Design conv1_layer, start of the top module:
 module conv1_layer (
   input clk,
   input rst_n,
   input valid_in,
   input signed [7:0] data_in,
   output signed [11:0] conv_out_1, conv_out_2, conv_out_3,
   output valid_out_conv
 );
Size in the first run: ~26000 cells after synthesis, roughly 3500 flip-flops.
export LEC_CHECK = 0
export ABC_AREA = 1
export CAP_MARGIN = 5
export CORE_MARGIN = 6
export CORE_UTILIZATION = 59
export CTS_CLUSTER_DIAMETER = 385
export HOLD_SLACK_MARGIN = 0.06
export MAX_ROUTING_LAYER = met4
export MIN_ROUTING_LAYER = met1
export PLACE_DENSITY = 0.81
export SLEW_MARGIN = 35
create_clock -name core_clock -period 4.97 [get_ports {clk}]
run.sh (not shown) runs the stock make flow with config.mk's settings and CLKGATE_MAP_FILE=.
The first run went through all stages and came out clean.
Next try:
Settings changed: ABC_AREA 1 to default, CAP_MARGIN 5 to 20, CORE_MARGIN 6 to 2, CORE_UTILIZATION 59 to 70, CTS_CLUSTER_DIAMETER 385 to default, HOLD_SLACK_MARGIN 0.06 to default, MAX_ROUTING_LAYER met4 to default, MIN_ROUTING_LAYER met1 to default, PLACE_DENSITY 0.81 to default, SLEW_MARGIN 35 to 20.
Clock period 4.97 ns to 3.36 ns, I/O delays scaled along.
Effect: The changed run finished but fails on negative setup slack; design area came out lower by 0.48%; setup slack gets worse by 1.5 ns; routed wire length drops by 3.4%; non-clock buffer count climbs by 1174; sequential power grows by 47%; total power is higher by 46%; die size fell by 24%; core utilization grows by 18 points.
Next try:
Clock period 3.36 ns to 3.95 ns, I/O delays scaled along.
After rerunning: The changed run reached the layout checks and failed them: negative setup slack; power drops by 15%; cell area is lower by 4.9%; utilization goes down by 4.0 points; count of clock-buffer cells in the layout fell by 3; non-clock buffer count shrinks by 709; global-route usage fell by 3.3 points.

---

build 53:
conv1_layer again, from the RTL that the note above started with.
clock: 3.44 ns
lec_check: 0
cap_margin: 15
core_margin: 2
core_utilization: 72
cts_cluster_diameter: 385
hold_slack_margin: 0.06
min_routing_layer: met1
place_density_lb_addon: 0.2
setup_slack_margin: -0.19
slew_margin: 25
tns_end_percent: 75
The layout from build 53, despite a flow that completed every stage, fails the layout checks, with the failing checks listed as setup timing.
Input-level comparison between build 29 and build 53:
Settings: CORE_UTILIZATION changed from 72 to 70; SETUP_SLACK_MARGIN changed from -0.19 to 1.23; the clock period (ns, I/O delays scaled along) changed from 3.44 to 4.97.
## What came out
Of build 53 and build 29, only build 29 finishes the flow clean.
Critical path startpoint = conv1_calc.p_s0[10][4]: build 29; critical path startpoint = conv1_calc.p_s0[10][5]: build 53
Summary of build 29 over build 53: post-layout minimum cycle time went up by 56 ps; final standard cell count with taps included and fillers excluded decreased by about 3% relative to the old numbers; total power saw a decrease.
The following lists how build 40 was set up differently from build 29:
Settings: PLACE_DENSITY_LB_ADDON changed from 0.2 to 0.03; MAX_ROUTING_LAYER newly set to met4; ABC_AREA newly set to 0; CELL_PAD_IN_SITES_GLOBAL_PLACEMENT newly set to 3; CTS_CLUSTER_DIAMETER removed (was 385); CAP_MARGIN changed from 15 to 40; SLEW_MARGIN changed from 25 to 20; CORE_UTILIZATION changed from 70 to 40; SETUP_SLACK_MARGIN removed (was 1.23); MIN_ROUTING_LAYER changed from met1 to met2; GPL_TIMING_DRIVEN newly set to 1; GPL_ROUTABILITY_DRIVEN newly set to 0; HOLD_SLACK_MARGIN removed (was 0.06); TNS_END_PERCENT removed (was 75); CELL_PAD_IN_SITES_DETAIL_PLACEMENT newly set to 1; the clock period (ns, I/O delays scaled along) changed from 4.97 to 5.0.
Notes after the runs:
Build 40 vs. build 29: count of plain and timing-repair buffers went down by 85.
Of the two values seen for capture point of the worst path, conv1_calc.product1_s1[3][14] was produced by build 40 and conv1_calc.product3_s1[10][13] by build 29.
Power group with the highest consumption: clock -> build 40, sequential cells -> build 29
When build 40 is set beside build 29, its final-layout worst hold slack turns out to be 24 ps smaller.
Core util | build 40 vs build 29 | build 40 lower
Build 40 against build 29; count of clock buffers in the final design is up by a little under 10%.
#### Input delta (build 19 over build 40)
Settings: PLACE_DENSITY_LB_ADDON no longer set, was 0.03; MIN_ROUTING_LAYER no longer set, was met2; GPL_TIMING_DRIVEN no longer set, was 1; GPL_ROUTABILITY_DRIVEN no longer set, was 0; CELL_PAD_IN_SITES_DETAIL_PLACEMENT no longer set, was 1; CAP_MARGIN now 20, was 40; CORE_UTILIZATION now 70, was 40; ABC_AREA no longer set, was 0; MAX_ROUTING_LAYER no longer set, was met4; CELL_PAD_IN_SITES_GLOBAL_PLACEMENT no longer set, was 3; the clock period (ns, I/O delays scaled along) now 3.55, was 5.0.
### Flow results
[flow] build 19 | stages: complete | final checks: fail | reason: setup timing
Re portion of the layout cell area used by non-clock buffers: build 40 was lower than build 19.
The die size of build 19 falls short of that of build 40 by 0.21 mm².
On met1 layer wirelength in the final routing, the higher figure sits with build 19, not build 40.
Compared with build 40, maximum clock rate in build 19 increased by more than 10%.
From build 40 to build 19 the numbers moved as follows: portion of total power attributed to the clock network decreased 2.8 points, clock buffer count from CTS lost 44, iteration count of the initial detailed-routing pass now smaller.
Inputs modified between build 19 and build 82:
Settings: SETUP_SLACK_MARGIN newly set to 0.82; CORE_UTILIZATION changed from 70 to 66; the clock period (ns, I/O delays scaled along) changed from 3.55 to 3.62.
### Flow results
- Build 82 ran in full, but the layout does not pass; the checks complain about setup timing.
- Run comparison: build 82 first element of the critical path conv1_calc.p_s0[6][3]; build 19 first element of the critical path conv1_calc.p_s0[12][6]
- Re data arrival time of the critical path: build 82 is 140 ps down on build 19.
- From build 19 to build 82 the numbers moved as follows: filler-free cell count of the finished design grew by 0.85%, detailed-route vias per instance shrank by about 4%, clock-pin transition on the worst setup and hold timing paths held steady.
- [build 82 vs build 19] post-layout worst setup margin: higher in build 82
- Build 82 does worse than build 19 on placeable core region.
- Comparing build 19 and build 82, the lower first-pass GRT wire length is on build 82.
Power is estimated from default activity; no workload was simulated.
